==> inputs of v30 <==
// audio_core
module audio_core(
	input clk,          
	input rst,          
	input tick,         
	input tick_1m,      
	input [15:0] accel_z,     
	input accel_valid,        
	output wire beat,   
	output [7:0] LED,   
	input PB_PLY, 	     
	input [3:0]  VOL,	  
	output P,		     
	output [3:0] SEGA,  
	output [7:0] SEGD,  
	output [7:0] BPM,   
	input [15:0] DATA,	  
	output note_req,      
	output song_end       
	);
	parameter
		NORMAL   = 2'b00,
		STACCATO = 2'b01,
		SLURRED  = 2'b10,
		BPM_COMM = 2'b11;
	reg [15:0] accel_out;        
	wire  [1:0] MODE;    
	wire  [3:0] NOTE;	   
	wire  [5:0] TONE;	   
	wire        DONE;   
	wire 	  END_SONG;
	wire 			  EN;
	reg PLAY;
	wire [7:0] DEFAULT_BPM = 8'd80;  
	reg LATCH_PB_PLY;      
	always @(posedge clk) begin
		if (rst) begin
			PLAY <= 0;
			LATCH_PB_PLY <= 0;
		end else begin
			if (PB_PLY && ~LATCH_PB_PLY)
				PLAY <= ~PLAY;
			LATCH_PB_PLY <= PB_PLY;
		end
	end
	always @ (posedge clk) begin
		if (rst)
			accel_out <= 0;
		else if (accel_valid)
			accel_out <= accel_z; 
	end
	assign MODE 	 = (DATA[15:14] == BPM_COMM) ? NORMAL :  DATA[15:14];
	assign NOTE 	 = (DATA[15:14] == BPM_COMM) ? 4'b0	 :  DATA[3:0];
	assign TONE 	 = DATA[13:8];
	assign END_SONG = PLAY && (DATA[15:14] == BPM_COMM) && (DATA[7:0] == 0);
  ...
make LEC_CHECK=0 CAP_MARGIN=20 CORE_MARGIN=3 CORE_UTILIZATION=35 CTS_CLUSTER_DIAMETER=33 PLACE_DENSITY_LB_ADDON=0.17 SLEW_MARGIN=20 finish   # period 10.0 ns
run.sh (not shown) runs the stock make flow with config.mk's settings and CLKGATE_MAP_FILE=.
==> v36: changes against v30 <==
==> flow/config.mk (replaced) <==
export PLATFORM = sky130hd
export DESIGN_NAME = audio_core
export DESIGN_NICKNAME = audio_core
export VERILOG_FILES = /design/flow/design.v
export SDC_FILE = /design/flow/constraint.sdc
export NUM_CORES = 4
export LEC_CHECK = 0
export ABC_AREA = 1
export CAP_MARGIN = 20
export CORE_MARGIN = 2
export CORE_UTILIZATION = 69
export CTS_CLUSTER_DIAMETER = 390
export CTS_CLUSTER_SIZE = 99
export PLACE_DENSITY = 0.86
export SLEW_MARGIN = 20
==> flow/constraint.sdc (replaced) <==
create_clock -name core_clock -period 4.81 [get_ports {clk}]
set_input_delay 0.9620 -clock core_clock [delete_from_list [all_inputs] [get_ports {clk}]]
set_output_delay 0.9620 -clock core_clock [all_outputs]
set_load 0.01 [all_outputs]
==> comparison table <==
Run status: v36 stopped before the end; v30 timing/DRC/antenna clean
Last stage reached: v36 clock tree synthesis (4_1_cts); v30 -
Cell Rows: v36 72; v30 103
Total cell area at the placement stage: v36 36900 um2; v30 29700 um2
Die width: v36 201 um; v30 289 um
Yosys Instances: v36 4371; v30 3930
Post-place setup slack: v36 -11110 ps; v30 1040 ps
Average cell area after synthesis: v36 6.13 um2; v30 7.15 um2
Synthesized instance count: v36 4371; v30 3930
Top-area cell share: v36 14.7%; v30 14.0%
Simple-gate share of the synthesized area: v36 30.5%; v30 24.7%
Yosys chip area: v36 26800 um2; v30 28100 um2
XORs/XNORs by Area: v36 3.01%; v30 4.05%
Floorplan Utilization: v36 69.6%; v30 35.5%
Die Ht: v36 201 um; v30 289 um
Portion of the post-synthesis area used by sequential elements: v36 18.3%; v30 17.4%
Post-detailed-placement half-perimeter wirelength: v36 111 mm; v30 90.6 mm
Gp weighted congestion: v36 1.58; v30 1.10
Synth top cell by count: v36 nand2_1; v30 nor2_1
Adder Area Share: v36 14.2%; v30 13.5%
Unique cell types: v36 66; v30 112
Core ar.: v36 38500 um2; v30 79300 um2
Area fraction in compound gates: v36 22.0%; v30 31.1%
Mapped Area: v36 26800 um2; v30 28100 um2
Overall chip area: v36 40400 um2; v30 83700 um2
Proportion of synthesized area in mux cells: v36 0%; v30 2.29%

--- another note on this design; it stands on its own ---

==> run a <==
## audio_core
module audio_core(
	input clk,          
	input rst,          
	input tick,         
	input tick_1m,      
	input [15:0] accel_z,     
	input accel_valid,        
	output wire beat,   
	output [7:0] LED,   
	input PB_PLY, 	     
	input [3:0]  VOL,	  
	output P,		     
	output [3:0] SEGA,  
	output [7:0] SEGD,  
	output [7:0] BPM,   
	input [15:0] DATA,	  
	output note_req,      
	output song_end       
	);
	parameter
		NORMAL   = 2'b00,
		STACCATO = 2'b01,
		SLURRED  = 2'b10,
		BPM_COMM = 2'b11;
	reg [15:0] accel_out;        
	wire  [1:0] MODE;    
	wire  [3:0] NOTE;	   
	wire  [5:0] TONE;	   
	wire        DONE;   
	wire 	  END_SONG;
	wire 			  EN;
	reg PLAY;
	wire [7:0] DEFAULT_BPM = 8'd80;  
	reg LATCH_PB_PLY;      
	always @(posedge clk) begin
		if (rst) begin
			PLAY <= 0;
			LATCH_PB_PLY <= 0;
		end else begin
			if (PB_PLY && ~LATCH_PB_PLY)
				PLAY <= ~PLAY;
			LATCH_PB_PLY <= PB_PLY;
		end
	end
	always @ (posedge clk) begin
		if (rst)
			accel_out <= 0;
		else if (accel_valid)
			accel_out <= accel_z; 
	end
	assign MODE 	 = (DATA[15:14] == BPM_COMM) ? NORMAL :  DATA[15:14];
	assign NOTE 	 = (DATA[15:14] == BPM_COMM) ? 4'b0	 :  DATA[3:0];
	assign TONE 	 = DATA[13:8];
  ...
clock: 3.56 ns
lec_check: 0
cap_margin: 20
core_margin: 2
core_utilization: 60
hold_slack_margin: 0.3
setup_slack_margin: -0.3
slew_margin: 40
run.sh (not shown) runs the stock make flow with config.mk's settings and CLKGATE_MAP_FILE=.
==> run b: changes against run a <==
Settings changed: CORE_UTILIZATION 60 to 69, CTS_CLUSTER_DIAMETER from default to 390, CTS_CLUSTER_SIZE from default to 99, HOLD_SLACK_MARGIN 0.3 to default, PLACE_DENSITY from default to 0.37, SETUP_SLACK_MARGIN -0.3 to default, SLEW_MARGIN 40 to 20.
==> flow/constraint.sdc (replaced) <==
create_clock -name core_clock -period 5.84 [get_ports {clk}]
set_input_delay 1.1680 -clock core_clock [delete_from_list [all_inputs] [get_ports {clk}]]
set_output_delay 1.1680 -clock core_clock [all_outputs]
set_load 0.01 [all_outputs]
==> comparison table <==
quantity	run a	run b
Status	aborted with a tool error	aborted with a tool error
Failing step	global routing	global routing
Weighted congestion reported at the end of routability-driven placement	1.48	1.52
Post-placement cell count	5542	4882
Number of gates resized after cts	428	144
Number of placement rows	79	73
Clock buffers created by TritonCTS	28	6
Std-Cell Core Area	46400 sq um	40000 sq um
Post-CTS repair timing setup buffer count	86	26
Die height	220 microns	206 microns
Chip Footprint	48600 sq um	42400 sq um
Initial Utilization	60.6%	70.3%
Placed wire-length estimate after detailed placement	95.7 mm	86.1 mm
Die span in x	220 microns	206 microns
Post-place setup slack	-3.49 ns	-1.69 ns
